File: design.v
`timescale 1ns/10ps
module flex_counter
  #(
    parameter NUM_CNT_BITS = 4
    )
  (
   input wire 			   clk,
   input wire 			   n_rst,
   input wire 			   clear,
   input wire 			   count_enable,
   input wire [(NUM_CNT_BITS-1):0] rollover_val,
   output reg [(NUM_CNT_BITS-1):0] count_out,
   output reg 			   rollover_flag
   );
   reg [(NUM_CNT_BITS-1):0] temp_count_out;
   reg 			    temp_rollover_flag;
   always_ff @ (posedge clk, negedge n_rst)
     begin
	if (n_rst == 1'b0)  
	  begin
	     count_out <= '0;
	     rollover_flag <= 1'b0;
	  end
	else
	  begin
	     count_out <= temp_count_out;
	     rollover_flag <= temp_rollover_flag;
	  end
     end  
   always_comb				 
     begin
	temp_count_out = count_out;
	if (clear == 1'b1)
	  begin
	     temp_count_out = '0;
	  end
	else
	  begin
	     if (count_enable == 1'b1)
	       begin
		  temp_count_out = temp_count_out + 1'b1;
		  if (temp_count_out > rollover_val)
		    begin
		       temp_count_out = 1'b1;
		    end
	       end
	  end  
     end  
   always_comb				 
     begin
	temp_rollover_flag = rollover_flag;
	if (clear == 1'b1)
	  begin
	     temp_rollover_flag = 1'b0;
	  end
	else
	  begin
	     if (temp_count_out == rollover_val)
	       begin
		  temp_rollover_flag = 1'b1;
	       end
	     else
	       begin
		  temp_rollover_flag = 1'b0;
	       end
	  end  
     end  
endmodule  
module flex_pts_sr
  #(
    parameter NUM_BITS =4,
    parameter SHIFT_MSB = 1'b1
    )
   (
    input wire 		      clk, n_rst, shift_enable, load_enable,
    input wire [NUM_BITS-1:0] parallel_in,
    output reg 		      serial_out
    );
   reg [NUM_BITS-1:0] 	      parallel;
   reg [NUM_BITS-1:0] 	      parallel_nxt;
   reg 			      serial;
   reg 			      x;
   always_comb
     begin
	if(load_enable)
	  begin
	     parallel_nxt = parallel_in;
	     serial_out = parallel_nxt[NUM_BITS - 1];
	  end
	else
	  begin
	     if(shift_enable)
	       begin
		  if(SHIFT_MSB ==1 )begin
		     parallel_nxt = {parallel[NUM_BITS-2:0],1'b1};
		     serial_out = parallel[NUM_BITS-2];
		  end
		  else
		    begin
		       parallel_nxt= {1'b1,parallel[NUM_BITS-1:1]};
		       serial_out = parallel[0];
		    end
	       end
	     else
	       begin
		  parallel_nxt = parallel;
		  serial_out = 1;
	       end  
	  end
     end  
   always_ff @(posedge clk, negedge n_rst)
     begin
	if(n_rst == 0 )
	  begin
	     parallel <= '1;
	  end
	else
	  begin
	     parallel<= parallel_nxt;
	  end
     end  
   endmodule
`timescale 1ns/10ps
module flex_stp_sr
  #(
    parameter NUM_BITS = 4,
    parameter SHIFT_MSB = 1
    )
  (
   input wire clk,
   input wire n_rst,
   input wire shift_enable,
   input wire serial_in,
   output reg [(NUM_BITS-1):0] parallel_out
   );
   integer 		       i;
   always_ff @ (posedge clk, negedge n_rst)
     begin
	if (n_rst == 1'b0)
	  begin
	     for (i = 0; i < NUM_BITS; i = i + 1)
	       begin
		  parallel_out[i] <= 1;
	       end
	  end
	else
	  begin
             if (shift_enable == 1)
	       begin
		  if (SHIFT_MSB == 1)
		    begin
		       for (i = (NUM_BITS - 1); i > 0; i = i - 1)
			 begin
			    parallel_out[i] <= parallel_out[i - 1];
			 end
		       parallel_out[0] <= serial_in;
		    end
		  else
		    begin
		       for (i = 0; i < (NUM_BITS - 1); i = i + 1)
			 begin
			    parallel_out[i] <= parallel_out[i + 1];
			 end
		       parallel_out[NUM_BITS - 1] <= serial_in;
		    end
	       end  
	  end  
     end  
endmodule  
module tx_sr
  (
   input 	clk,
   input 	n_rst,
   input 	tx_enable,
   input 	load_enable,
   input [31:0] tx_data,
   output reg 	tx_out
   );
   flex_pts_sr #(32, 1) TX_SR
     (
      .clk(clk),
      .n_rst(n_rst),
      .shift_enable(tx_enable),
      .load_enable(load_enable),
      .parallel_in(tx_data),
      .serial_out(tx_out)
      );
endmodule  
module rx_sr
  (
   input 	     clk,
   input 	     n_rst,
   input 	     rx_enable,
   input wire 	     can_bus_data,
   output reg [31:0] rx_data
   );
   flex_stp_sr #(32, 1) RX_SR
     (
      .clk(clk),
      .n_rst(n_rst),
      .shift_enable(rx_enable),
      .serial_in(can_bus_data),
      .parallel_out(rx_data)
      );
endmodule  
module can_crc
  (
   input wire	     data,
   input wire	     crc_en,
   input wire	     clk,
   input wire 	     n_rst,
   output reg [14:0] crc_out
   );
   wire 	 crc_next;
   wire [14:0] 	 crc_temp;
   assign crc_temp = {crc_out[13:0],data};
   always_ff @ (posedge clk, negedge n_rst)
     begin
	if (n_rst == 1'b0)
	  begin
	     crc_out <= '0;
	  end
	else if (crc_en)
	  begin	 
	       crc_out <= crc_temp ^ 15'b0100010110011001;
	  end
     end  
endmodule  
`timescale 1ns / 10ps
module arbitration
  #(localparam [10:0] id = 11'b10101010000)
  (
   input wire clk,
   input wire n_rst,
   input wire rxd,
   input wire arbitration_start,
   output reg win,
   output reg loose 	     
   );
   reg 		     clear;
   wire     count_enable;
   reg 	[3:0]	     count_out;
   reg 		     rollover_flag;
   reg 		     tracking;
   assign count_enable = (arbitration_start && !tracking);
   flex_counter FLEX_COUNTER 
   (
    .clk(clk),
    .n_rst(n_rst),
    .clear(clear),
    .count_enable(count_enable),
    .rollover_val(4'b1010),
    .count_out(count_out),
    .rollover_flag(rollover_flag)
    );
   reg 		     winph;
   reg 		     looseph;
   reg 		     trackingph;
always_comb
  begin
     winph = win;
     looseph = loose;
     trackingph = tracking;
     clear = 0;
     if(arbitration_start)
       begin
     if(id[10-count_out] != rxd && tracking ==0)  
       begin
	  if(id[10-count_out] == 1) 
	    begin
	       trackingph = 1;
	       looseph = 1;
	       clear = 1;
	    end
	  else if(rxd == 1)
	    begin
	       trackingph = 1;
	       winph = 1;
	       clear = 1;
	    end
       end
     if(tracking ==1)
       begin
	  winph = 0;
	  looseph = 0;
	  clear = 1;
       end
       end  
     else
       begin
	  trackingph = 0;
       end  
  end
   always_ff @ (posedge clk, negedge n_rst)
     begin
	if(n_rst == 0)
	  begin
	     win <=0;
	     loose<=0;
	     tracking<=0;
	  end
	else
	  begin
	     win<=winph;
	     loose<=looseph;
	     tracking<=trackingph;
	  end  
     end  
endmodule  
`timescale 1ns / 10ps
module acceptance_filter
  (
   input wire 	clk,
   input wire 	n_rst,
   input wire 	enable,
   input wire 	rxd ,
   input [14:0] crc_calculated,
   output wire 	correct  
   );
   reg 		     clear;
   reg     count_enable;
   reg 	[3:0]	     count_out;
   reg 		     rollover_flag;
   reg 		     tracking;
   flex_counter FLEX_COUNTER 
   (
    .clk(clk),
    .n_rst(n_rst),
    .clear(clear),
    .count_enable(count_enable),
    .rollover_val(4'b1110),
    .count_out(count_out),
    .rollover_flag(rollover_flag)
    );
   reg 		     correctph;
   reg 		     trackingph;
   reg 		     correct1;
   assign correct = (count_out == 14 && correct1);
always_comb
  begin
     trackingph = tracking;
     correctph = 1;
     clear = 0;
     count_enable = 1;
     if(tracking) 
       correctph = 0;
     if(enable && tracking==0)  
       begin
	  clear = 0;
	  correctph = 1;
	  if(crc_calculated[14-count_out] !=rxd)
	    begin
	       correctph = 0;
	       trackingph =1;	       
	    end
       end
     if(!enable)
       begin
	  trackingph = 0;
	  count_enable = 0;
	  clear = 1;
       end
  end  
   always_ff @ (posedge clk, negedge n_rst)
     begin
	if(n_rst == 0)
	  begin
	     tracking<=0;
	     correct1<= 0;
	  end
	else
	  begin
	     correct1 <= correctph;
	     tracking<=trackingph;
	  end  
     end  
endmodule  
`timescale 1ns / 10ps
module can_register
  (
   input wire 	     clk,
   input wire 	     n_rst,
   input wire [31:0] command,
   input wire 	     rxd,
   output reg 	     txd, 
   output reg 	     write_fifo,
   output reg 	     read_fifo,
   output reg [31:0] send_data
   );
   typedef enum      bit [2:0] {SOF, ARBITRATION, CONTROL, DATA, CRC, ACK, EOF} stateType;
   stateType state;
   stateType next_state;
   reg [31:0] 	     rx_data;
   reg 		     rx_enable;
   reg 		     win_lose;
   reg 		     arbitration_start;
   reg 		     crc_enable;
   reg [14:0] 	     crc;
   reg 		     af_enable;
   reg 		     correct;
   reg 		     load_enable;
   reg [31:0] 	     send_data_to_tx;
    reg 		     tx_enable;
   reg [5:0] 	     num_bits;
   reg 		     clear;
   reg 		     count_enable;
   reg [5:0] 	     count_out;
   reg 		     rollover_flag;
   reg [5:0] 	     rollover_val;
 reg [31:0] send_dataph;
   reg [31:0] 	     temp_rx_data;
   wire 		     store_data;
   assign store_data = (state == CRC && count_out == 0);
   always_ff @ (negedge clk)
     begin
	if (n_rst == 1'b0)
	  begin
	     temp_rx_data <= '0;
	  end
	else
	  begin
	     if( store_data)
	       temp_rx_data   <=rx_data;
	  end  
     end  
   reg 	WRITE_CANph;
   reg 	WRITE_CAN;
   acceptance_filter ACCEPT
     (
      .clk(clk),
      .n_rst(n_rst),
      .rxd(rxd),
      .crc_calculated(crc),
      .correct(correct),
      .enable(af_enable)
      );
   wire data_for_crc;
   assign data_for_crc = (WRITE_CAN)? txd : rxd;
   can_crc CRC_module
     (
      .data(data_for_crc),
      .crc_en(crc_enable),
      .clk(clk),
      .n_rst(n_rst),
      .crc_out(crc)
      );
   flex_counter #(6) FLEX_COUNTER
   (
    .clk(clk),
    .n_rst(n_rst),
    .clear(clear),
    .count_enable(count_enable),
    .rollover_val(rollover_val),
    .count_out(count_out),
    .rollover_flag(rollover_flag)
    );
   tx_sr TX_SR
     (
      .clk(clk),
      .n_rst(n_rst),
      .tx_enable(tx_enable),
      .load_enable(load_enable),
      .tx_data(send_data_to_tx),
      .tx_out(txd)
      );
   rx_sr RX_SR
     (
      .clk(clk),
      .n_rst(n_rst),
      .rx_enable(rx_enable),
      .can_bus_data(rxd),
      .rx_data(rx_data)
      );
   arbitration ARBITRATION_module
     (
      .clk(clk),
      .n_rst(n_rst),
      .rxd(rxd),
      .arbitration_start(arbitration_start),
      .win(win),
      .loose(loose)
      );
   wire [31:0]	data_stored_commandph;
   reg 	[31:0]data_stored_command;
   reg 	      sync1; 
   reg 	      sync2;
   reg 	      sync;
   wire       sync_final;
   assign sync_final = (sync1 || sync2);
   assign data_stored_commandph = (sync2) ? command : data_stored_command;
   always_ff @ (posedge clk, negedge n_rst)
     begin
	if (n_rst == 1'b0)
	  begin
	     sync1 <= 0;
	     sync2<=0;
	     state <= SOF;
		send_data <= '0;
	     WRITE_CAN<= 1;
	  end
	else
	  begin
	     sync1<= sync;
	     sync2<= sync1;
	     send_data<= send_dataph;
	     WRITE_CAN<= WRITE_CANph;
	     state <= next_state;
	  end
     end  
   always_ff @( negedge clk)
     begin
	if(n_rst == 1'b0)
	  data_stored_command<= '1;
	else
	  data_stored_command<= data_stored_commandph;
       end
   always_comb
     begin
	next_state = state;
	case(state)
	  SOF:
	    begin
		 next_state = ARBITRATION;
	    end
	  ARBITRATION:
	    begin
	       if (count_out == 10)
		 next_state = CONTROL;
	       else
		 next_state = ARBITRATION;
	    end
	  CONTROL:
	    begin
	       if (count_out == 7)
		 next_state = DATA;
	       else
		 next_state = CONTROL;
	    end
	  DATA:
	    begin
	       if (count_out == 31)
		 next_state = CRC;
	       else
		 next_state = DATA;   
	    end
	  CRC:
	    begin
	       if (count_out == 14)
		 next_state = ACK;
	       else
		 next_state = CRC;
	    end
	  ACK:
	    begin
		 next_state = EOF;
	    end
	  EOF:
	    begin
		 next_state = SOF;
	    end
	endcase  
     end  
   always_comb
     begin
	load_enable = 1'b0;
	send_data_to_tx = '0;
	arbitration_start = 1'b0;
	clear = 1'b0;
	count_enable = 1'b0;
	rollover_val = '0;
	tx_enable = 1'b1;
	rx_enable = 1'b1;
	crc_enable = 1'b0;
	read_fifo = 1'b0;
	write_fifo = 1'b0;
	af_enable = 1'b0;
	WRITE_CANph = WRITE_CAN;
	sync = 0;
	send_dataph = send_data;
	case(state)
	  SOF:
	    begin
	       count_enable = 1'b1;
	       rollover_val = 1;
	       if (count_out == 0)
		 begin
		    load_enable = 1'b1;
		    tx_enable = 1'b1;
		    rx_enable = 1'b1;
		    count_enable = 1'b0;
		    clear = 1'b1;
		 end
	    end  
	  ARBITRATION:
	    begin
	       count_enable = 1'b1;
	       rollover_val = 10;
	       tx_enable = 1;
	       rx_enable = 1;
	       arbitration_start = 1'b1;
	       if (count_out == 0)
		 begin
		    load_enable = 1'b1;
		    tx_enable = 1'b1;
		    rx_enable = 1'b1;
		    send_data_to_tx = { 31'b0101010000000000000000000000000};
		 end
	       else if (count_out != 10)
		   begin
		      if (win)
			begin
			   count_enable = 1'b1;
			   clear = 1'b0;
			   read_fifo = 1'b1;
			   WRITE_CANph = 1;
			   sync = 1;
			end
		      else if (loose)
			begin
			   count_enable = 1'b1;
			   clear = 1'b0;
			   WRITE_CANph = 0;			   
			end
		      else
			begin
			   tx_enable = 1'b1;
			   rx_enable = 1'b1;
			   clear = 1'b0;
			end
		   end
		 else
		   begin
		      count_enable = 1'b0;
		      clear = 1'b1;
		   end
	    end  
	  CONTROL:
	    begin
		send_dataph = '0;	
	       count_enable = 1'b1;
	       rollover_val = 7;
	       if (count_out == 0)
		 begin
		    load_enable = 1'b1;
		    tx_enable = 1'b1;
		    rx_enable = 1'b1;
		    send_data_to_tx = { 31'b00100000000000000000000000000000};
		 end
	       else
		 begin
		    if (count_out != 7)
		      begin
			 tx_enable = 1'b1;
			 rx_enable = 1'b1;
			 send_data_to_tx = {31'b00100000000000000000000000000000};
		      end
		    else
		      begin
			 read_fifo = 1'b0;
			 count_enable = 1'b0;
			 clear = 1'b1;
		      end
		 end  
	    end  
	  DATA:
	    begin	  
	       count_enable = 1'b1;
	       rollover_val = 31;
	       crc_enable = 1'b1;
	        if (count_out == 0)
		 begin
		    load_enable = 1'b1;
		    tx_enable = 1'b1;
		    rx_enable = 1'b1;
		    send_data_to_tx = data_stored_command;
		 end
	       else
		 begin
		    if (count_out != 31)
		      begin
			 tx_enable = 1'b1;
			 rx_enable = 1'b1;
		      end
		    else
		      begin
			 count_enable = 1'b0;
			 clear = 1'b1;
		      end
		 end  
	    end  
	  CRC:
	    begin
	       count_enable = 1'b1;
	       rollover_val = 14;
	       send_data_to_tx = crc<<17;
	       if(count_out >= 1)
		  af_enable = 1'b1;
	       if (count_out == 0)
		 begin
		    load_enable = 1'b1;
		    tx_enable = 1'b1;
		    rx_enable = 1'b1;
		 end
	       else
		 begin
		    if (count_out != 14)
		      begin
			 tx_enable = 1'b1;
			 rx_enable = 1'b1;
		      end
		    else
		      begin
			 tx_enable = 1;
			 count_enable = 1'b0;
			 clear = 1'b1;
		      end  
		 end  
	    end  
	  ACK:
	    begin
	       af_enable = 1'b0;
	       count_enable = 1'b1;
	       rollover_val = 1;
	       if (count_out == 0)
		 begin
		    load_enable = 1'b1;
		    tx_enable = 1'b1;
		    rx_enable = 1'b1;
		    count_enable = 1'b0;
		    clear = 1'b1;
		    if (correct == 1'b1)
		      begin
			 send_data_to_tx = 8'h00000000;
			 send_dataph = temp_rx_data;
			 write_fifo = 1'b1;
		      end
		    else
		      send_data_to_tx = 8'h00;
		 end
	    end  
	  EOF:
	    begin
	       count_enable = 1'b1;
	       rollover_val = 1;
	       if (count_out == 0)
		 begin
		    load_enable = 1'b1;
		    tx_enable = 1'b1;
		    rx_enable = 1'b1;
		    send_data_to_tx = '0;
		    count_enable = 1'b0;
		    clear = 1'b1;
		 end
	    end  
	endcase  
     end  
endmodule  
module Sensor_FIFO_storage
(
	input wire write_clk,
	input wire read_clk,
	input wire n_rst,
	input wire write_command,
	input wire read_command,
	input wire [31:0] write_data,
	output reg fifo_full,
	output reg fifo_empty,
	output reg [31:0] read_data
);
reg write_enable;
reg read_enable;
reg [3:0] write_pointer;
reg [3:0] read_pointer;
logic FIFO_write;
reg read_clear, read_corner_clear;
reg write_clear, write_corner_clear;
reg [7:0][31:0] data;
flex_counter #(4) READ_COUNTER (.clk(read_clk), .n_rst(n_rst), .count_enable(read_enable), .rollover_val(4'd8), .count_out(read_pointer), .clear(read_clear | read_corner_clear));
flex_counter #(4) WRITE_COUNTER (.clk(write_clk), .n_rst(n_rst), .count_enable(write_enable), .rollover_val(4'd8), .count_out(write_pointer), .clear(write_clear | write_corner_clear));
always_comb begin
	write_enable = 0;
	if(write_command) begin
		if(!fifo_full | (fifo_full && ((write_pointer + 1) == read_pointer)))		 
			write_enable = 1;
		else
			write_enable = 0;
	end
end
always_comb begin
	read_enable = 0;
	if(read_command) begin
		if(!fifo_empty)
			read_enable = 1;
		else
			read_enable = 0;
	end
end
always_ff @(posedge write_clk) begin
	if(n_rst == 0) begin
		data[0] <= 32'h0;		 
		data[1] <= 32'h0;
		data[2] <= 32'h0;
		data[3] <= 32'h0;
		data[4] <= 32'h0;
		data[5] <= 32'h0;
		data[6] <= 32'h0;
		data[7] <= 32'h0;
	end
	else begin
		if(FIFO_write && !write_pointer[3])	 
			data[write_pointer[2:0]] <= write_data;
	end
end
always_comb begin
	fifo_empty = 0;
	read_corner_clear = 0;
	write_corner_clear = 0;
	if((read_pointer == write_pointer)) begin
		fifo_empty = 1;
		if(read_pointer != 0) begin
			read_corner_clear = 1;
			write_corner_clear = 1;
		end
	end
end
always_comb begin
	fifo_full = 0;
	if((write_pointer == 4'd8 && read_pointer == 0) || ((write_pointer + 1) == read_pointer))
		fifo_full = 1;
end
assign FIFO_write = !fifo_full;
always_comb begin
	read_clear = 0;
	write_clear = 0;
	if(write_pointer == 4'd8 && read_pointer != 4'd0)	 
		write_clear = 1;
	if(read_pointer == 4'd8)
		read_clear = 1;
end
always_comb begin
	if(fifo_empty || read_pointer[3])	 
		read_data = 0;
	else
		read_data = data[read_pointer[2:0]];
end
endmodule 
module Command_FIFO_storage
(
	input wire write_clk,
	input wire read_clk,
	input wire n_rst,
	input wire write_command,
	input wire read_command,
	input wire [31:0] write_data,
	output reg fifo_full,
	output reg fifo_empty,
	output reg [31:0] read_data
);
reg write_enable;
reg read_enable;
reg [3:0] write_pointer;
reg [3:0] read_pointer;
logic FIFO_write;
reg read_clear, read_corner_clear;
reg write_clear, write_corner_clear;
reg [7:0][31:0] data;
flex_counter #(4) READ_COUNTER (.clk(read_clk), .n_rst(n_rst), .count_enable(read_enable), .rollover_val(4'd8), .count_out(read_pointer), .clear(read_clear | read_corner_clear));
flex_counter #(4) WRITE_COUNTER (.clk(write_clk), .n_rst(n_rst), .count_enable(write_enable), .rollover_val(4'd8), .count_out(write_pointer), .clear(write_clear | write_corner_clear));
always_comb begin
	write_enable = 0;
	if(write_command) begin
		if(!fifo_full | (fifo_full && ((write_pointer + 1) == read_pointer)))	 
			write_enable = 1;
		else
			write_enable = 0;
	end
end
always_comb begin
	read_enable = 0;
	if(read_command) begin
		if(!fifo_empty)
			read_enable = 1;
		else
			read_enable = 0;
	end
end
always_ff @(posedge write_clk) begin
	if(n_rst == 0) begin		 
		data[0] <= 32'h0;
		data[1] <= 32'h0;
		data[2] <= 32'h0;
		data[3] <= 32'h0;
		data[4] <= 32'h0;
		data[5] <= 32'h0;
		data[6] <= 32'h0;
		data[7] <= 32'h0;
	end
	else begin	
		if(FIFO_write && !write_pointer[3])	 
			data[write_pointer[2:0]] <= write_data;
	end
end
always_comb begin
	fifo_empty = 0;
	read_corner_clear = 0;
	write_corner_clear = 0;
	if((read_pointer == write_pointer)) begin
		fifo_empty = 1;
		if(read_pointer != 0) begin
			read_corner_clear = 1;
			write_corner_clear = 1;
		end
	end
end
always_comb begin
	fifo_full = 0;
	if((write_pointer == 4'd8 && read_pointer == 0) || ((write_pointer + 1) == read_pointer))
		fifo_full = 1;
end
assign FIFO_write = !fifo_full;
always_comb begin
	read_clear = 0;
	write_clear = 0;
	if(write_pointer == 4'd8 && read_pointer != 4'd0)	 
		write_clear = 1;
	if(read_pointer == 4'd8)
		read_clear = 1;
end
always_comb begin
	if(fifo_empty || read_pointer[3])	 
		read_data = 0;
	else
		read_data = data[read_pointer[2:0]];
end
endmodule 
module Control_Unit
(
	input clk, n_rst,
	input logic [15:0] command_data, address,
	input logic renable, wenable,
	input logic [2:0] data_size, burst_size,
	output logic [31:0] sensor_data,
	output logic slave_wait,
	input logic sensor_fifo_full, sensor_fifo_empty,
	output logic sensor_read, sensor_write,
	input logic command_fifo_full, command_fifo_empty,
	output logic command_read, command_write,
	input logic [31:0] command_rdata, sensor_rdata,
	output logic [31:0] command_wdata, sensor_wdata,
	input logic [31:0] rx_data,
	input logic read_fifo,
	input logic write_fifo,
	output logic [31:0] tx_data
);
localparam CAN_BUS_READY = 1'b1;
localparam CAN_BUS_BUSY = 1'b0;
typedef enum bit [3:0] {IDLE, CHECK_SENSOR_FIFO, CHECK_COMMAND_FIFO, READ_SENSOR, WRITE_SENSOR, READ_COMMAND, WRITE_COMMAND, NO_SENSOR_DATA, NO_COMMAND_DATA, COMMAND_FULL, WAIT_STATE} stateType;
stateType state, next_state, current, next;
always_ff @ (posedge clk, negedge n_rst) begin
	if(n_rst == 1'b0) begin
		state <= IDLE;
		current <= IDLE;
	end
	else begin
		current <= next;
		state <= next_state;
	end
end
always_comb begin
	tx_data = 32'hFFFFFFFF;
	command_read = 0;
	command_write = 0;
	sensor_read = 0;
	sensor_write = 0;
	sensor_data = 32'h0;
	slave_wait = 1;
	command_wdata = 32'h0;
	sensor_wdata = 32'h0;
	next_state = state;
	next = current;
	case(state) 
		IDLE: begin
			if(write_fifo)
				next_state = WRITE_SENSOR;
			else if(read_fifo)
				next_state = CHECK_COMMAND_FIFO;
			else begin
				next_state = IDLE;
				slave_wait = 1;
			end
		end
		CHECK_COMMAND_FIFO: begin
			slave_wait = 0;
			if(command_fifo_empty)
				next_state = NO_COMMAND_DATA;
			else
				next_state = READ_COMMAND;
		end
		NO_COMMAND_DATA: begin
			next_state = IDLE;
			command_read = 0;
			slave_wait = 0;
		end
		READ_COMMAND: begin
			command_read = 1;
			tx_data = command_rdata;
			next_state = WAIT_STATE;
		end
		WRITE_SENSOR: begin
			sensor_write = 1;
			sensor_wdata = rx_data;
			next_state = WAIT_STATE;
		end
		WAIT_STATE: begin
			if(!read_fifo)
				next_state = IDLE;
			else
				next_state = WAIT_STATE;
			slave_wait = 0;
		end
	endcase
	case(current)
		IDLE: begin
			slave_wait = 0;
			if(wenable)
				next = CHECK_COMMAND_FIFO;
			else if(renable)
				next = CHECK_SENSOR_FIFO;
			else
				next = IDLE;
		end
		CHECK_COMMAND_FIFO: begin
			if(command_fifo_full) begin
				slave_wait = 1;
				next = COMMAND_FULL;
			end
			else
				next = WRITE_COMMAND;
		end
		CHECK_SENSOR_FIFO: begin
			if(sensor_fifo_empty) begin
				slave_wait = 1;
				next = NO_SENSOR_DATA;
			end
			else 
				next = READ_SENSOR;
		end
		COMMAND_FULL: begin
			command_write = 0;
			slave_wait = 1;
			if(renable)
				next = CHECK_SENSOR_FIFO;
			else
				next = IDLE;
		end
		WRITE_COMMAND: begin
			command_write = 1;
			command_wdata = {address, command_data};
			if(renable)
				next = CHECK_SENSOR_FIFO;
			else
				next = IDLE;
			slave_wait = 1;
		end
		NO_SENSOR_DATA: begin
			sensor_read = 0;
			slave_wait = 1;
			if(wenable)
				next = CHECK_COMMAND_FIFO;
			else
				next = IDLE;
		end
		READ_SENSOR: begin
			sensor_read = 1;
			slave_wait = 1;
			sensor_data = sensor_rdata;
			if(wenable)
				next = CHECK_COMMAND_FIFO;
			else
				next = IDLE;
		end	
	endcase
end
endmodule 
module AHB_Slave
#(
	parameter BASE_ADDRESS = 32'h0,
	parameter NUMBER_OF_ADDRESSES = 32		 
)
(
	input logic HCLK, HRESETn, HWRITE, HSEL,
	input logic [31:0] HADDR, HWDATA,
	input logic [1:0] HTRANS,
	input logic [2:0] HBURST, HSIZE,
	output logic [31:0] HRDATA,
	output logic HRESP, HREADYOUT,
	input logic [31:0] sensor_data,
	input logic slave_wait,
	output logic [15:0] command_data, address,
	output logic renable, wenable,
	output logic [2:0] data_size, burst_size
);
localparam ADDRESS_MAX = BASE_ADDRESS + NUMBER_OF_ADDRESSES - 1;
localparam IDLE_TRANS = 2'b00;		 
localparam BUSY_TRANS = 2'b01;		 
localparam NONSEQ_TRANS = 2'b10;	 
localparam SEQ_TRANS = 2'b11;		 
localparam SINGLE_BURST = 3'b000;
localparam INCR_BURST = 3'b001;
localparam WRAP4_BURST = 3'b010;
localparam INCR4_BURST = 3'b011;
localparam WRAP8_BURST = 3'b100;
localparam INCR8_BURST = 3'b101;
localparam WRAP16_BURST = 3'b110;
localparam INCR16_BURST = 3'b111;
localparam SLAVE_OKAY = 1'b0;
localparam SLAVE_ERROR = 1'b1;
localparam SLAVE_READY = 1'b1;
localparam SLAVE_NOTREADY = 1'b0;
typedef enum bit [2:0] {IDLE, READ, WRITE, FIRST_ERROR, SECOND_ERROR} stateType;
stateType state, next_state;
logic [4:0] burst_counter;  
always_ff @ (posedge HCLK, negedge HRESETn) begin
	if(HRESETn == 0) begin
		state <= IDLE;
		burst_counter <= 0;
	end
	else begin
		state <= next_state;
		if(HTRANS == NONSEQ_TRANS)	 
			burst_counter <= 1;
		else if(HTRANS == SEQ_TRANS)
			burst_counter <= burst_counter + 1;
		else
			burst_counter <= burst_counter;
	end
end
always_comb begin
	next_state = state;
	case(state)
		IDLE: begin		 
			if(HSEL) begin
				if((HADDR[14:0] > ADDRESS_MAX) || (HTRANS != NONSEQ_TRANS))
					next_state = FIRST_ERROR;
				else if(HWRITE)
					next_state = WRITE;
				else 
					next_state = READ;
			end
			else
				next_state = IDLE;
		end
		READ: begin
			if(HTRANS == BUSY_TRANS)		 
				next_state = READ;
			else if(HSEL) begin
				if(HADDR[14:0] > ADDRESS_MAX)
					next_state = FIRST_ERROR;
				else if(HSEL && HWRITE && HTRANS == NONSEQ_TRANS)
					next_state = WRITE;
				else if(HSEL && ~HWRITE)
					next_state = READ;
				else
					next_state = FIRST_ERROR;
			end
			else
				next_state = IDLE;
		end
		WRITE: begin			 
			if(HTRANS == BUSY_TRANS)
				next_state = WRITE;
			else if(HSEL) begin
				if(HADDR[14:0] > ADDRESS_MAX)
					next_state = FIRST_ERROR;
				else if(HSEL && ~HWRITE && HTRANS == NONSEQ_TRANS)
					next_state = READ;
				else if(HSEL && HWRITE)
					next_state = WRITE;
				else
					next_state = FIRST_ERROR;
			end
			else
				next_state = IDLE;
		end
		FIRST_ERROR: begin			 
			next_state = SECOND_ERROR;
		end
		SECOND_ERROR: begin
			next_state = IDLE;
		end
	endcase
end
assign HRESP = ((state == FIRST_ERROR) || (state == SECOND_ERROR))? SLAVE_ERROR : SLAVE_OKAY;
assign HRDATA = sensor_data;
assign command_data = HWDATA[15:0];
assign HREADYOUT = ((state == FIRST_ERROR)? 1'b0 : ((state == SECOND_ERROR)? 1'b0 : ~slave_wait));
assign address = {HADDR[31], HADDR[14:0]};
assign burst_size = HBURST;
assign data_size = HSIZE;
assign renable = (state == READ && HTRANS != BUSY_TRANS);
assign wenable = (state == WRITE && HTRANS != BUSY_TRANS);
endmodule 
module AHB2CAN_top
(
	input logic HCLK, HRESETn, HWRITE, HSEL,
	input logic [31:0] HADDR, HWDATA,
	input logic [1:0] HTRANS,
	input logic [2:0] HBURST, HSIZE,
	output logic [31:0] HRDATA,
	output logic HRESP, HREADYOUT,
	input logic rx_data,
	output logic tx_data
);
reg [31:0] sensor_data;
reg [15:0] address, command_data;
reg slave_wait, renable, wenable;
reg [2:0] data_size, burst_size;
reg sensor_fifo_full, sensor_fifo_empty, sensor_read, sensor_write, command_fifo_full, command_fifo_empty, command_read, command_write;
reg [31:0] command_rdata, sensor_rdata, command_wdata, sensor_wdata;
reg read_fifo, write_fifo;
reg [31:0] CAN_rx_data, CAN_tx_data;
AHB_Slave AHBS (.HCLK(HCLK), 
		.HRESETn(HRESETn), 
		.HWRITE(HWRITE),
		.HSEL(HSEL),
		.HADDR(HADDR),
		.HWDATA(HWDATA),
		.HTRANS(HTRANS),
		.HBURST(HBURST),
		.HSIZE(HSIZE),
		.HRDATA(HRDATA),
		.HRESP(HRESP),
		.HREADYOUT(HREADYOUT),
		.sensor_data(sensor_data),
		.address(address),
		.command_data(command_data),
		.slave_wait(slave_wait),
		.renable(renable),
		.wenable(wenable),
		.data_size(data_size),
		.burst_size(burst_size)
);
Control_Unit CU(.clk(HCLK),
		.n_rst(HRESETn),
		.command_data(command_data),
		.address(address),
		.renable(renable),
		.wenable(wenable),
		.data_size(data_size),
		.burst_size(burst_size),
		.sensor_data(sensor_data),
		.slave_wait(slave_wait),
		.sensor_fifo_full(sensor_fifo_full),
		.sensor_fifo_empty(sensor_fifo_empty),
		.command_fifo_full(command_fifo_full),
		.command_fifo_empty(command_fifo_empty),
		.sensor_read(sensor_read),
		.sensor_write(sensor_write),
		.command_read(command_read),
		.command_write(command_write),
		.command_rdata(command_rdata),
		.command_wdata(command_wdata),
		.sensor_rdata(sensor_rdata),
		.sensor_wdata(sensor_wdata),
		.rx_data(CAN_rx_data),
		.read_fifo(read_fifo),
		.write_fifo(write_fifo),
		.tx_data(CAN_tx_data)
);
Sensor_FIFO_storage SFIFO      (.write_clk(HCLK),
				.read_clk(HCLK),
				.n_rst(HRESETn),
				.write_command(sensor_write),
				.read_command(sensor_read),
				.write_data(sensor_wdata),
				.fifo_full(sensor_fifo_full),
				.fifo_empty(sensor_fifo_empty),
				.read_data(sensor_rdata)
);
Command_FIFO_storage CFIFO     (.write_clk(HCLK),
				.read_clk(HCLK),
				.n_rst(HRESETn),
				.write_command(command_write),
				.read_command(command_read),
				.write_data(command_wdata),
				.fifo_full(command_fifo_full),
				.fifo_empty(command_fifo_empty),
				.read_data(command_rdata)
);
can_register CANbus    (.clk(HCLK),
			.n_rst(HRESETn),
			.command(CAN_tx_data),
			.rxd(rx_data),
			.txd(tx_data),
			.write_fifo(write_fifo),
			.read_fifo(read_fifo),
			.send_data(CAN_rx_data)
);
endmodule 		 
File: run.sh
#!/bin/bash
# the make line also repeats each setting of config.mk as NAME=value (left out here)
make -C /OpenROAD-flow-scripts/flow DESIGN_CONFIG=/design/flow/config.mk WORK_HOME=/design/flow/orfs CLKGATE_MAP_FILE= finish
File: config.mk
export PLATFORM = sky130hd
export DESIGN_NAME = AHB2CAN_top
export DESIGN_NICKNAME = AHB2CAN_top
export VERILOG_FILES = /design/flow/design.v
export SDC_FILE = /design/flow/constraint.sdc
export NUM_CORES = 4
export LEC_CHECK = 0
export CAP_MARGIN = 20
export CORE_MARGIN = 2
export CORE_UTILIZATION = 40
export GPL_TIMING_DRIVEN = 0
export HOLD_SLACK_MARGIN = 0.27
export MIN_ROUTING_LAYER = met2
export SETUP_SLACK_MARGIN = 1.73
export SLEW_MARGIN = 20
export TNS_END_PERCENT = 50
File: constraint.sdc
create_clock -name core_clock -period 10.0 [get_ports {HCLK}]
set_input_delay 2.0000 -clock core_clock [delete_from_list [all_inputs] [get_ports {HCLK}]]
set_output_delay 2.0000 -clock core_clock [all_outputs]
set_load 0.01 [all_outputs]
==> reports/metrics.cfg, run 1 <==
[logic_synthesis]
synth_xor_xnor_area_share_pct=0.744
yosys_warnings=15
syn-num-nets=2912
synth_top_area_share_pct=37.1
syn_inst=2802
synthAoiAreaFrac_pct=21.4
synth_area_leader_cell=dfxtp_1
ys_async_sr_fraction_pct=23.1
syn_avg_cell_area_um2=11.1
ff_type=dfxtp_1
synth_seq_share_pct=51.2
syn_area_um2=31100
edf_count=0
ys_ff=749
ys_top_cells_by_count=576 x dfxtp_1, 285 x nand2_1, 256 x a32o_1
fa_ha_area_share_pct=1.33
ys_cells=2802
mux_area_share_pct=12.0
synthTopCellsByArea=dfxtp_1 37%, mux4_2 9.5%, dfrtp_1 8.4%, a32o_1 8.2%, dfstp_2 5.7%
yosysMostFrequentCell=dfxtp_1
synthDistinctLibCells=72
ys_top_logic_family=AND-OR/OR-AND gates
ys_chip_area_um2=31100
simple_gate_share_pct=8.57

[die]
top_level_ports=112
core_util_floorplan_pct=40.3
die_w_um=283
core-area_um2=77200
dieArea_um2=80000
die_y_um=283
rows=102

[power]
power_density_nw_per_um2=175
powerSeq_mw=3.01
p_seq_share_pct=47.8
p_sw_share_pct=24.0
p_comb_share_pct=2.1
power_mw=6.31
power-top-group=clock
internal_power_mw=4.79
clock_power_mw=3.16
p_switching_mw=1.52
power_combinational_uw=132
leakage_nw=13.1
ir_drop_uv=119
clockPowerShare_pct=50.1

[setup_path]
r2r_cells=7
crit_path_end=tx_data
path_delay_family=flip-flops
worst-path-stages=3
required_ps=8000
crit_chain=a22oi_2 -> o21ai_4 -> buf_6
worstSetupEndpointType=output pin
startpoint=CANbus.data_stored_command[31]
r2r_end=CANbus.data_stored_command[14]
slowest_delay_ps=340
crit_fanout=2
path_class=reg -> out
crit_arrival_ps=6490
cp_num_buf_inv=1
crit_path_start_kind=flip-flop
regToRegStartpoint=CFIFO.READ_COUNTER.count_out[1]
cp_slowest_cell=dfxtp_2
reg2reg_setup_slack_ps=1910

[grt]
grtUsageMet3_pct=44.9
grt.total_usage_pct=34.8
grt_overflow_total=0
antenna_found_initial=0
met1_usage_pct=0
grt_pass1_vias=36200
grt_max_degree=82
busiest_layer=met3
grt.met2_usage_pct=41.4
grt_pass1_wl_um=144000

[worst_hold_path]
holdPathEnd=CANbus.sync2
hold_path.class=reg -> reg
min_path_cells=0
worstHoldStart=CANbus.sync1

[place]
io_buffers=41
dp_hpwl_um=63200
place_congestion=0.891

[final_timing]
final.setup_skew_ps=51.9
slew_viol_final=0
setup_viol=0
worst_pin_slew_ps=1220
finalHoldViolCount=0
setup_tns_ps=0
relSlewSlack_pct=18.2
rsz0062_at_grt=true

[cts]
insertion_delay_ps=670
clkSlewWorstSetupHoldPaths_ps=60
cts_max_path_buffers=3
htreeDepth=3
numCtsBuffers=83
cts_tree=built
clkSinkCount=749
cts-root-buf=clkbuf_16

[routing]
post_drt_wl_per_cell_um=23.0
drtIter0Drc=7006
via_count=32900
dr.pass1.iters=45
post-route-drc-count=0
drt-total-wl_um=94600
antenna_left=0
viasPerCell=8.00

[final_layout]
fillers=7056
area_delta_synth_final_pct=15.6
fin_nets=3109
final_util_pct=46.6

[status]
outcome=finished clean

[run]
warning_count=146
cap_viol_max_count=0

-- per-layer routing --
metal / share of wire, % / vias to the layer above
li1: - / 10900
met1: 0 / 11300
met2: 49 / 9361
met3: 41 / 1278
met4: 9.9 / 32
met5: 0.78 / -
-- through the flow --
stage	setup WS (ps)	hold slack, ps	std cells	cell area [um2]
CTS	1480	358	4100	35900
detailed placement	92.4	341	3887	32900
floorplan	2050	331	2802	31100
finish	1510	348	4109	36000
global route	1410	366	4102	36000
global placement	-7800	342	3883	32800
-- cell type report --
type                       instances  area, um2  area share [%]
tap                             1040       1300            3.62
clock buffer                     108       2260            6.29
antenna                            7       17.5          0.0487
timing repair buffer              49        559            1.55
multi-input combinational       1691      13700            38.2
inverter                          45        170           0.473
buffer                           316       1310            3.65
clock inverter                   104        662            1.84
sequential                       749      15900            44.3
-- timing repair --
| item | CTS | global route |
|---|---|---|
| endpoints found under the hold margin | 0 | 0 |
| gates cloned | 1 | 1 |
| setup buffers | 1 | 0 |
| hold buffers | 0 | 0 |
| gates resized | 17 | 4 |
| setup endpoints to repair | 65 | 63 |
| pin swaps | 1 | 1 |
==> run 2, diff against run 1 <==
Settings changed: ABC_AREA set to 1, CORE_UTILIZATION 40 to 63, GPL_TIMING_DRIVEN 0 to unset, HOLD_SLACK_MARGIN 0.27 to unset, MIN_ROUTING_LAYER met2 to unset, SETUP_SLACK_MARGIN 1.73 to unset, TNS_END_PERCENT 50 to unset.
Clock period 10.0 ns to 15.3 ns, I/O delays scaled along.
==> run 2 against run 1 <==
Net effect:
- core utilization increased by 22 points
- combinational power decreased by 52%
- area after synthesis increased by 37%
- critical path type unchanged
- still clean on timing, DRC and antenna
- flip-flop count unchanged
- clock power decreased by 31%
- highest routed layer is now met4
- sequential share of layout area decreased by 9.6 points
- synthesized cell count increased by 140%
- via count increased by 38%
==> reports/metrics.cfg, run 2 <==
[logic_synthesis]
ff_type=dfxtp_1
ys_ff=749  ; unchanged
yosys_warnings=15  ; unchanged
synthDistinctLibCells=49  ; -32%
ys_top_cells_by_count=1835 x nand2_1, 939 x nor2_1, 890 x a21oi_1
synthAoiAreaFrac_pct=18.9  ; -2.5 points
syn_area_um2=42600  ; +37%
ys_cells=6729  ; +140%
simple_gate_share_pct=32.7  ; +24 points
edf_count=0  ; unchanged
synth_area_leader_cell=dfxtp_1
synthTopCellsByArea=dfxtp_1 27%, nand2_1 16%, a21oi_1 10%, nor2_1 8.3%, dfrtp_1 6.2%
ys_chip_area_um2=42600  ; +37%
mux_area_share_pct=0  ; -12 points
ys_top_logic_family=simple AND/OR/NAND/NOR gates
synth_top_area_share_pct=27.1  ; -10 points
syn_inst=6729  ; +140%
syn_avg_cell_area_um2=6.33  ; -43%
syn-num-nets=6839  ; +130%
fa_ha_area_share_pct=0.970  ; -0.36 points
synth_seq_share_pct=37.5  ; -14 points
ys_async_sr_fraction_pct=23.1  ; unchanged
yosysMostFrequentCell=nand2_1
synth_xor_xnor_area_share_pct=0.450  ; -0.29 points

[worst_hold_path]
holdPathEnd=CANbus.sync2
min_path_cells=0  ; unchanged
hold_path.class=reg -> reg
worstHoldStart=CANbus.sync1

[cts]
insertion_delay_ps=670  ; about the same
htreeDepth=3  ; unchanged
holdBufCountCts=0  ; unchanged
numCtsBuffers=83  ; unchanged
clkSinkCount=749  ; unchanged
cts_resized=0  ; -17
cts-root-buf=clkbuf_16
cts_max_path_buffers=3  ; unchanged
clkSlewWorstSetupHoldPaths_ps=60  ; about the same
cts_tree=built
cts_setup_buffers=0  ; -1

[power]
ir_drop_uv=95.7  ; -20%
p_sw_share_pct=22.6  ; -1.4 points
power_density_nw_per_um2=91.9  ; -48%
p_switching_uw=954  ; -37%
p_comb_share_pct=1.5  ; -0.6 points
powerSeq_mw=1.97  ; -35%
power-top-group=clock
power_mw=4.22  ; -33%
clockPowerShare_pct=51.7  ; +1.6 points
leakage_nw=16.9  ; +30%
clock_power_mw=2.18  ; -31%
p_seq_share_pct=46.7  ; -1.1 points
internal_power_mw=3.26  ; -32%
power_combinational_uw=64.0  ; -52%

[setup_path]
cp_slowest_cell=clkdlybuf4s50_1
path_delay_family=buffers and inverters
worst-path-stages=5  ; +2
r2r_cells=11  ; +4
r2r_end=CANbus.data_stored_command[27]
crit_chain=nand3_1 -> nand2_1 -> nand2_1 -> nand2_1 -> clkdlybuf4s50_1
regToRegStartpoint=CFIFO.READ_COUNTER.count_out[2]
required_ps=12240  ; +4240 ps
slowest_delay_ps=540  ; +200 ps
cp_num_buf_inv=1  ; unchanged
path_class=reg -> out
crit_path_start_kind=flip-flop
reg2reg_setup_slack_ps=4810  ; +2900 ps
crit_fanout=2  ; unchanged
crit_path_end=tx_data
worstSetupEndpointType=output pin
critical_path.most_common_cell=nand2_1
crit_arrival_ps=9500  ; +3010 ps
startpoint=CANbus.data_stored_command[31]

[routing]
antenna_left=0  ; unchanged
post_drt_wl_per_cell_um=19.6  ; -15%
viasPerCell=6.12  ; -24%
drt-total-wl_um=145000  ; +53%
post-route-drc-count=0  ; unchanged
via_count=45300  ; +38%
drtIter0Drc=5457  ; -22%
dr.pass1.iters=6  ; -87%

[final_layout]
fin_nets=6575  ; +110%
fillers=6036  ; -14%
area_delta_synth_final_pct=7.81
final_cell_area_um2=45900  ; +28%

[die]
die_y_um=264  ; -6.7%
dieArea_um2=69700  ; -13%
core-area_um2=67000  ; -13%
core_util_floorplan_pct=63.5  ; +23 points
top_level_ports=112  ; unchanged
die_w_um=264  ; -6.7%
rows=95  ; -6.9%

[status]
outcome=finished clean

[final_timing]
worst_pin_slew_ps=1180  ; -30.6 ps
slew_viol_final=0  ; unchanged
setup_viol=0  ; unchanged
setup_tns_ps=0  ; unchanged
rsz0062_at_grt=false
relSlewSlack_pct=21.0  ; +2.8 points
final.setup_skew_ps=42.8  ; -9.14 ps
fin_hold_ws_ps=361  ; +12.5 ps
setup_ws_ps=2740  ; +1240 ps
finalHoldViolCount=0  ; unchanged

[place]
dp_hpwl_um=74900  ; +18%
io_buffers=73  ; +78%
place_congestion=0.849  ; -4.7%
placed_area_um2=42800  ; +30%
place_ws_ps=2740  ; +2650 ps

[run]
cap_viol_max_count=0  ; unchanged
warning_count=155  ; +6.2%

[grt]
antenna_found_initial=0  ; unchanged
grt.total_usage_pct=40.6  ; +5.8 points
grt_overflow_total=0  ; unchanged
grt_pass1_vias=42600  ; +18%
grt_max_degree=186  ; +130%
grt_pass1_wl_um=229000  ; +59%

[run 2: stage by stage]
stage	cells	utilization (%)
5_1_grt	7405	68.5
3_3_place_gp	7188	63.8
4_1_cts	7404	68.4
3_5_place_dp	7189	63.8
6_report	7406	68.5
2_1_floorplan	6729	-
[run 2: layout make-up]
| class | count | area [um2] | share of cell area [%] |
|---|---|---|---|
| multi-input cells | 4979 | 22700 | 49.5 |
| flip-flops and latches | 749 | 16000 | 34.8 |
| clock buffers | 109 | 2450 | 5.33 |
| inverters | 435 | 1660 | 3.61 |
| repair buffers | 153 | 1380 | 3.00 |
| well taps | 873 | 1090 | 2.38 |
| clock inverters | 107 | 658 | 1.43 |
| diodes | 1 | 2.50 | 0.00545 |
[run 2: routing by layer]
metal	part of all wire (%)	routed length [um]	global-route usage, %
met5	0	0	0
met4	6.4	9210	24.6
met3	10	15000	6.63
met2	45	65700	67.2
met1	38	55100	49.7
==> run 3, diff against run 2 <==
Settings changed: ABC_AREA 1 to unset, CAP_MARGIN 20 to 0, CORE_UTILIZATION 63 to 72, CTS_CLUSTER_DIAMETER set to 100, CTS_CLUSTER_SIZE set to 14, HOLD_SLACK_MARGIN set to -0.08, MAX_ROUTING_LAYER set to met4, PLACE_DENSITY_LB_ADDON set to 0.29, SETUP_SLACK_MARGIN set to 0.69.
Clock period 15.3 ns to 4.94 ns, I/O delays scaled along.
==> run 3 against run 2 <==
Net effect:
- the layout now fails its checks (setup timing)
- cell count down 54%
- combinational power grew to 3.8 times the previous value
- non-clock buffer count grew 26
- core utilization increased by 13 points
- flip-flop count is the same
- area after synthesis is 27% lower
- global-route usage down 0.58 points
- critical path depth fell by 1
- largest power group is now sequential cells
- highest routed layer unchanged
==> reports/metrics.cfg, run 3 <==
[place]
placed_area_um2=32100  ; -25%
place_congestion=0.821  ; -3.4%
dp_hpwl_um=45000  ; -40%
io_buffers=73  ; unchanged

[final_timing]
finalHoldViolCount=0  ; unchanged
setup_viol=1  ; +1
final.setup_skew_ps=59.8  ; +17.0 ps
slew_viol_final=0  ; unchanged
worst_pin_slew_ps=1190  ; +6.43 ps
setup_ws_ps=-118  ; -2860 ps
relSlewSlack_pct=20.6  ; -0.43 points
rsz0062_at_grt=true

[routing]
viasPerCell=7.26  ; +19%
dr.pass1.iters=7  ; +1
antenna_left=0  ; unchanged
drtIter0Drc=3394  ; -38%
via_count=24800  ; -45%
drt-total-wl_um=87100  ; -40%
post-route-drc-count=0  ; unchanged
post_drt_wl_per_cell_um=25.4  ; +30%

[logic_synthesis]
synthDistinctLibCells=72  ; +47%
ys_top_logic_family=AND-OR/OR-AND gates
ys_async_sr_fraction_pct=23.1  ; unchanged
mux_area_share_pct=12.0  ; +12 points
syn-num-nets=2912  ; -57%
edf_count=0  ; unchanged
ys_top_cells_by_count=576 x dfxtp_1, 285 x nand2_1, 256 x a32o_1
ys_chip_area_um2=31100  ; -27%
fa_ha_area_share_pct=1.33  ; +0.36 points
yosysMostFrequentCell=dfxtp_1
ff_type=dfxtp_1
synth_seq_share_pct=51.2  ; +14 points
syn_area_um2=31100  ; -27%
synthTopCellsByArea=dfxtp_1 37%, mux4_2 9.5%, dfrtp_1 8.4%, a32o_1 8.2%, dfstp_2 5.7%
ys_ff=749  ; unchanged
synth_area_leader_cell=dfxtp_1
ys_cells=2802  ; -58%
synth_top_area_share_pct=37.1  ; +10 points
synthAoiAreaFrac_pct=21.4  ; +2.5 points
syn_avg_cell_area_um2=11.1  ; +75%
yosys_warnings=15  ; unchanged
synth_xor_xnor_area_share_pct=0.744  ; +0.29 points
simple_gate_share_pct=8.57  ; -24 points
syn_inst=2802  ; -58%

[cts]
clkSlewWorstSetupHoldPaths_ps=70  ; about the same
numCtsBuffers=59  ; -29%
cts_tree=built
insertion_delay_ps=690  ; +20 ps
clkSinkCount=749  ; unchanged
holdBufCountCts=0  ; unchanged
cts_max_path_buffers=3  ; unchanged
htreeDepth=2  ; -1
cts-root-buf=clkbuf_16

[setup_path]
slowest_delay_ps=320  ; -220 ps
worst-path-stages=4  ; -1
startpoint=CANbus.data_stored_command[31]
crit_arrival_ps=4070  ; -5430 ps
cp_slowest_cell=dfxtp_2
r2r_cells=7  ; -4
regToRegStartpoint=CFIFO.READ_COUNTER.count_out[1]
crit_path_end=tx_data
reg2reg_setup_slack_ps=500  ; -4310 ps
required_ps=3950  ; -8290 ps
cp_num_buf_inv=2  ; +1
crit_chain=a22oi_2 -> o21ai_1 -> buf_4 -> buf_6
r2r_end=CANbus.data_stored_command[18]
path_class=reg -> out
crit_path_start_kind=flip-flop
crit_fanout=2  ; unchanged
worstSetupEndpointType=output pin
path_delay_family=flip-flops

[power]
power-top-group=sequential cells
p_comb_share_pct=2.2  ; +0.7 points
power_combinational_uw=246  ; +280%
clock_power_mw=4.74  ; +120%
clockPowerShare_pct=42.8  ; -8.9 points
powerSeq_mw=6.10  ; +210%
leakage_nw=12.7  ; -25%
p_seq_share_pct=55.0  ; +8.3 points
p_sw_share_pct=23.1  ; +0.49 points
p_switching_mw=2.56  ; +170%
ir_drop_uv=312  ; +230%
power_density_nw_per_um2=319  ; +250%
internal_power_mw=8.52  ; +160%

[die]
dieArea_um2=44900  ; -36%
rows=76  ; -20%
core_util_floorplan_pct=72.5  ; +9.0 points
top_level_ports=112  ; unchanged
core-area_um2=42900  ; -36%
die_w_um=212  ; -20%
die_y_um=212  ; -20%

[status]
outcome=failed layout checks
violatedChecks=setup timing

[final_layout]
fin_nets=2899  ; -56%
area_delta_synth_final_pct=11.7
final_util_pct=81.1  ; +13 points
final_cell_area_um2=34800  ; -24%

[grt]
grt_overflow_total=0  ; unchanged
grt.total_usage_pct=40.0  ; -0.58 points
antenna_found_initial=0  ; unchanged
grt_max_degree=146  ; -22%
grt_pass1_wl_um=136000  ; -40%
grt_pass1_vias=25300  ; -41%

[run]
warning_count=153  ; -1.3%
cap_viol_max_count=0  ; unchanged

[worst_hold_path]
hold_path.class=in -> async

run 3: repair_timing:
item,in CTS,in global routing
cloned,6,0
gates resized,56,15
setup endpoints to repair,67,93
buffers inserted,16,13
pin swaps,56,39
run 3: area by class of cell:
cell class,instances,area (um2)
Antenna cell,1,2.50
Clock buffer,109,1710
Clock inverter,65,249
Fill cell,2365,8120
Inverter,45,170
Multi-Input combinational cell,1691,13900
Sequential cell,749,16000
Tap cell,585,732
Timing Repair Buffer,179,2020
run 3: routing by layer:
metal,track usage (%),part of all wire (%)
met1,46.2,35
met2,66.0,49
met3,7.37,10
met4,22.9,5.5
met5,-,0
run 3: metrics by stage:
step | cells | power [mW] | setup WS [ps] | setup TNS (ps) | hold WS (ps)
2_1_floorplan | 2802 | 6.41 | 637 | 0 | 331
3_5_place_dp | 3215 | 6.54 | 207 | 0 | 338
6_report | 3424 | 11.1 | -118 | -118 | 194
3_3_place_gp | 3215 | 6.53 | 193 | 0 | 342
5_1_grt | 3423 | 11.4 | -136 | -136 | 195
4_1_cts | 3410 | 11.0 | -27.7 | -27.7 | 187
==> run 4, diff against run 3 <==
Settings changed: CAP_MARGIN 0 to 20, CELL_PAD_IN_SITES_GLOBAL_PLACEMENT set to 3, CORE_UTILIZATION 72 to 40, CTS_CLUSTER_DIAMETER 100 to unset, CTS_CLUSTER_SIZE 14 to unset, GPL_TIMING_DRIVEN set to 0, HOLD_SLACK_MARGIN -0.08 to 0.27, MAX_ROUTING_LAYER met4 to unset, MIN_ROUTING_LAYER set to met2, PLACE_DENSITY_LB_ADDON 0.29 to unset, SETUP_SLACK_MARGIN 0.69 to unset, SLEW_MARGIN 20 to 5, TNS_END_PERCENT set to 50.
Clock period 4.94 ns to 10.0 ns, I/O delays scaled along.
==> run 4 against run 3 <==
Net effect:
- now clean on timing, DRC and antenna
- clock power shrank about 30%
- first-iteration DRC count grew 81%
- combinational power shrank 46%
- area after synthesis is the same
- register-to-register slack gained 670 ps
- non-clock buffer count grew 188
- largest cell class unchanged
- largest power group is now clock
==> reports/metrics.cfg, run 4 <==
[cts]
cts_tree=built
cts_max_path_buffers=3  ; unchanged
cts_setup_buffers=0  ; -16
clkSinkCount=749  ; unchanged
cts-root-buf=clkbuf_16
numCtsBuffers=85  ; +44%
holdBufCountCts=0  ; unchanged
cts_resized=0  ; -100%
htreeDepth=3  ; +1
clkSlewWorstSetupHoldPaths_ps=60  ; about the same
insertion_delay_ps=660  ; -30 ps

[grt]
grt.total_usage_pct=39.5  ; -0.53 points
grt_max_degree=110  ; -25%
grt_overflow_total=0  ; unchanged
antenna_found_initial=0  ; unchanged
grt_pass1_vias=35900  ; +42%
grt_pass1_wl_um=157000  ; +15%

[routing]
post-route-drc-count=0  ; unchanged
post_drt_wl_per_cell_um=25.8  ; +1.2%
antenna_left=0  ; unchanged
viasPerCell=7.97  ; +9.9%
dr.pass1.iters=19  ; +12
drt-total-wl_um=106000  ; +22%
via_count=32800  ; +32%
drtIter0Drc=6156  ; +81%

[power]
power_combinational_uw=134  ; -46%
powerSeq_mw=3.01  ; -51%
p_comb_share_pct=2.1  ; about the same
p_switching_mw=1.54  ; -40%
power_density_nw_per_um2=179  ; -44%
power-top-group=clock
clock_power_mw=3.31  ; -30%
clockPowerShare_pct=51.2  ; +8.4 points
p_seq_share_pct=46.7  ; -8.3 points
leakage_nw=13.1  ; +3.1%
internal_power_mw=4.92  ; -42%
p_sw_share_pct=23.8  ; +0.69 points
ir_drop_uv=129  ; -59%
power_mw=6.45  ; -42%

[logic_synthesis]
syn_area_um2=31100  ; unchanged
synth_top_area_share_pct=37.1  ; unchanged
synthDistinctLibCells=72  ; unchanged
ys_top_cells_by_count=576 x dfxtp_1, 285 x nand2_1, 256 x a32o_1
ys_ff=749  ; unchanged
yosysMostFrequentCell=dfxtp_1
syn_avg_cell_area_um2=11.1  ; unchanged
ys_top_logic_family=AND-OR/OR-AND gates
synth_xor_xnor_area_share_pct=0.744  ; unchanged
synth_area_leader_cell=dfxtp_1
simple_gate_share_pct=8.57  ; unchanged
synthAoiAreaFrac_pct=21.4  ; unchanged
syn_inst=2802  ; unchanged
ys_cells=2802  ; unchanged
syn-num-nets=2912  ; unchanged
ff_type=dfxtp_1
synthTopCellsByArea=dfxtp_1 37%, mux4_2 9.5%, dfrtp_1 8.4%, a32o_1 8.2%, dfstp_2 5.7%
edf_count=0  ; unchanged
ys_async_sr_fraction_pct=23.1  ; unchanged
fa_ha_area_share_pct=1.33  ; unchanged
synth_seq_share_pct=51.2  ; unchanged
yosys_warnings=15  ; unchanged
mux_area_share_pct=12.0  ; unchanged
ys_chip_area_um2=31100  ; unchanged

[place]
placed_area_um2=32900  ; +2.5%
place_ws_ps=152  ; -55.0 ps
place_congestion=0.885  ; +7.8%
dp.cells=3889  ; +21%
dp_hpwl_um=70100  ; +56%
io_buffers=41  ; -44%

[setup_path]
crit_arrival_ps=4870  ; +800 ps
required_ps=5570  ; +1620 ps
cp_num_buf_inv=5  ; +3
crit_fanout=109  ; +107
worstSetupEndpointType=flip-flop
crit_path_start_kind=input pin
path_delay_family=buffers and inverters
startpoint=HRESETn
crit_path_end=CANbus.temp_rx_data[25]
regToRegStartpoint=CFIFO.READ_COUNTER.count_out[1]
critical_path.most_common_cell=clkbuf_1
worst-path-stages=6  ; +2
crit_chain=buf_8 -> buf_16 -> clkinv_1 -> clkbuf_1 -> clkbuf_1 -> a21oi_1
path_class=in -> reg
slowest_delay_ps=590  ; +270 ps
cp_slowest_cell=clkinv_1
r2r_end=CANbus.data_stored_command[11]
reg2reg_setup_slack_ps=1170  ; +670 ps
r2r_cells=7  ; unchanged

[final_timing]
slew_viol_final=0  ; unchanged
rsz0062_at_grt=false
relSlewSlack_pct=21.6  ; +1.0 points
finalHoldViolCount=0  ; unchanged
setup_viol=0  ; -1
fin_hold_ws_ps=354  ; +160 ps
setup_ws_ps=704  ; +822 ps
final.setup_skew_ps=40.9  ; -18.9 ps
worst_pin_slew_ps=1180  ; -15.4 ps
setup_tns_ps=0  ; +118 ps

[run]
warning_count=149  ; -2.6%
cap_viol_max_count=0  ; unchanged

[worst_hold_path]
holdPathEnd=CANbus.RX_SR.RX_SR.parallel_out[3]
hold_path.class=reg -> reg
min_path_cells=0
worstHoldStart=CANbus.RX_SR.RX_SR.parallel_out[2]

[die]
core_util_floorplan_pct=40.3  ; -32 points
die_y_um=283  ; +34%
die_w_um=283  ; +34%
core-area_um2=77200  ; +80%
top_level_ports=112  ; unchanged
rows=102  ; +34%
dieArea_um2=80000  ; +78%

[final_layout]
final_util_pct=46.7  ; -34 points
final_cell_area_um2=36000  ; +3.6%
stdcell_count=4114  ; +20%
fin_nets=3113  ; +7.4%
area_delta_synth_final_pct=15.8

[status]
outcome=finished clean

## run 4: layout make-up
type,count,area (um2)
Buffer,316,1300
Antenna cell,3,7.51
Fill cell,7321,41200
Clock buffer,125,2490
Tap cell,1040,1300
Sequential cell,749,15900
Inverter,45,169
Clock inverter,94,556
Multi-Input combinational cell,1691,13700
Timing Repair Buffer,51,547
## run 4: layer usage
layer / vias up / global-route usage, % / wire length [um] / part of all wire [%]
met5: - / 7.57 / 461 / 0.44
met4: 23 / 8.14 / 9760 / 9.2
met3: 970 / 48.1 / 41100 / 39
met2: 9618 / 50.7 / 54600 / 52
met1: 11300 / - / 0 / 0
li1: 10900 / - / - / -
==> run 5, diff against run 4 <==
Settings changed: ABC_AREA set to 1, CELL_PAD_IN_SITES_GLOBAL_PLACEMENT 3 to unset, CORE_UTILIZATION 40 to 72, CTS_CLUSTER_SIZE set to 86, GPL_TIMING_DRIVEN 0 to unset, HOLD_SLACK_MARGIN 0.27 to 0.29, MIN_ROUTING_LAYER met2 to unset, PLACE_DENSITY_LB_ADDON set to 0.2, SETUP_SLACK_MARGIN set to -0.12, SLEW_MARGIN 5 to 20, TNS_END_PERCENT 50 to unset.
Clock period 10.0 ns to 1.72 ns, I/O delays scaled along.
==> run 5 against run 4 <==
Net effect:
- the run now fails in global routing (5_1_grt)
- area after synthesis is 37% higher
- synthesized cell count is 140% higher
- die area is 24% lower
==> reports/metrics.cfg, run 5 <==
[logic_synthesis]
edf_count=0  ; unchanged
ys_ff=749  ; unchanged
synth_top_area_share_pct=27.1  ; -10 points
syn_area_um2=42600  ; +37%
ys_cells=6729  ; +140%
synth_area_leader_cell=dfxtp_1
ys_top_cells_by_count=1835 x nand2_1, 939 x nor2_1, 890 x a21oi_1
synth_xor_xnor_area_share_pct=0.450  ; -0.29 points
syn-num-nets=6839  ; +130%
synthDistinctLibCells=49  ; -32%
yosysMostFrequentCell=nand2_1
ff_type=dfxtp_1
simple_gate_share_pct=32.7  ; +24 points
fa_ha_area_share_pct=0.970  ; -0.36 points
synthTopCellsByArea=dfxtp_1 27%, nand2_1 16%, a21oi_1 10%, nor2_1 8.3%, dfrtp_1 6.2%
synthAoiAreaFrac_pct=18.9  ; -2.5 points
mux_area_share_pct=0  ; -12 points
syn_inst=6729  ; +140%
ys_chip_area_um2=42600  ; +37%
synth_seq_share_pct=37.5  ; -14 points
ys_top_logic_family=simple AND/OR/NAND/NOR gates
ys_async_sr_fraction_pct=23.1  ; unchanged
yosys_warnings=15  ; unchanged
syn_avg_cell_area_um2=6.33  ; -43%

[cts]
numCtsBuffers=80  ; -5.9%
htreeDepth=3  ; unchanged
cts_max_path_buffers=3  ; unchanged
cts-root-buf=clkbuf_16
clkSinkCount=749  ; unchanged

[die]
core-area_um2=58700  ; -24%
die_w_um=247  ; -13%
die_y_um=247  ; -13%
dieArea_um2=61100  ; -24%
rows=89  ; -13%
top_level_ports=112  ; unchanged
core_util_floorplan_pct=72.6  ; +32 points

[status]
stop_stage=global routing (5_1_grt)
error=[ERROR GRT-0116] Global routing finished with congestion. Check the congestion regions in the DRC Viewer.
outcome=did not finish

[place]
io_buffers=73  ; +78%
place_congestion=0.939  ; +6.1%
placed_area_um2=51200  ; +55%
dp_hpwl_um=108000  ; +54%
dp.cells=7926  ; +100%

[grt]
grt_overflow_total=4553
grt.total_usage_pct=105

==> run 5: per-layer routing <==
layer | overflow | global-route usage (%)
met1 | 310 | 96.5
met2 | 2748 | 122
met3 | 320 | 92.0
met4 | 1128 | 115
met5 | 47 | 81.0
==> run 5: what timing repair did <==
action                                 in CTS
setup endpoints to repair                 701
hold buffers                                2
cloned                                     14
resized                                   498
endpoints found under the hold margin     136
setup buffers                              46
pin swaps                                  66
==> run 5: metrics by stage <==
| stage | worst slack, ps | utilization, % | TNS (ps) | hold WS (ps) |
|---|---|---|---|---|
| after floorplan | -940 | - | -504880 | 48.4 |
| after global placement | -964 | 87.2 | -391650 | 337 |
| after detailed placement | -1080 | 87.2 | -479440 | 337 |
| after CTS | -1230 | 95.1 | -549580 | 295 |
==> run 6, diff against run 5 <==
Settings changed: CELL_PAD_IN_SITES_GLOBAL_PLACEMENT set to 3, CORE_ASPECT_RATIO set to 0.95, CORE_MARGIN 2 to 9, CORE_UTILIZATION 72 to 40, CTS_CLUSTER_SIZE 86 to 65, GPL_TIMING_DRIVEN set to 1, HOLD_SLACK_MARGIN 0.29 to unset, MIN_ROUTING_LAYER set to met1, PLACE_DENSITY_LB_ADDON 0.2 to unset, SETUP_SLACK_MARGIN -0.12 to unset, SLEW_MARGIN 20 to 5, TNS_END_PERCENT set to 50.
Clock period 1.72 ns to 10.0 ns, I/O delays scaled along.
==> run 6 against run 5 <==
Net effect:
- area after synthesis unchanged
- synthesized cell count unchanged
- the flow stops in global placement without I/O (3_1_place_gp_skip_io)
- die area rose by 94%
==> reports/metrics.cfg, run 6 <==
[logic_synthesis]
ys_top_cells_by_count=1835 x nand2_1, 939 x nor2_1, 890 x a21oi_1
ys_chip_area_um2=42600  ; unchanged
synth_xor_xnor_area_share_pct=0.450  ; unchanged
synthDistinctLibCells=49  ; unchanged
yosysMostFrequentCell=nand2_1
synth_top_area_share_pct=27.1  ; unchanged
syn-num-nets=6839  ; unchanged
simple_gate_share_pct=32.7  ; unchanged
ys_async_sr_fraction_pct=23.1  ; unchanged
ys_ff=749  ; unchanged
syn_area_um2=42600  ; unchanged
ys_top_logic_family=simple AND/OR/NAND/NOR gates
yosys_warnings=15  ; unchanged
fa_ha_area_share_pct=0.970  ; unchanged
ys_cells=6729  ; unchanged
synth_seq_share_pct=37.5  ; unchanged
edf_count=0  ; unchanged
synthAoiAreaFrac_pct=18.9  ; unchanged
synth_area_leader_cell=dfxtp_1
syn_inst=6729  ; unchanged
mux_area_share_pct=0  ; unchanged
ff_type=dfxtp_1
syn_avg_cell_area_um2=6.33  ; unchanged
synthTopCellsByArea=dfxtp_1 27%, nand2_1 16%, a21oi_1 10%, nor2_1 8.3%, dfrtp_1 6.2%

[die]
core-area_um2=106000  ; +80%
core_util_floorplan_pct=40.4  ; -32 points
rows=116  ; +30%
die_w_um=353  ; +43%
dieArea_um2=119000  ; +94%
die_y_um=336  ; +36%

[status]
error=[ERROR GPL-0301] Utilization 101.289 % exceeds 100%.
stop_stage=global placement without I/O (3_1_place_gp_skip_io)
outcome=did not finish

No activity file was given, so power comes from the tool's default toggle rates.
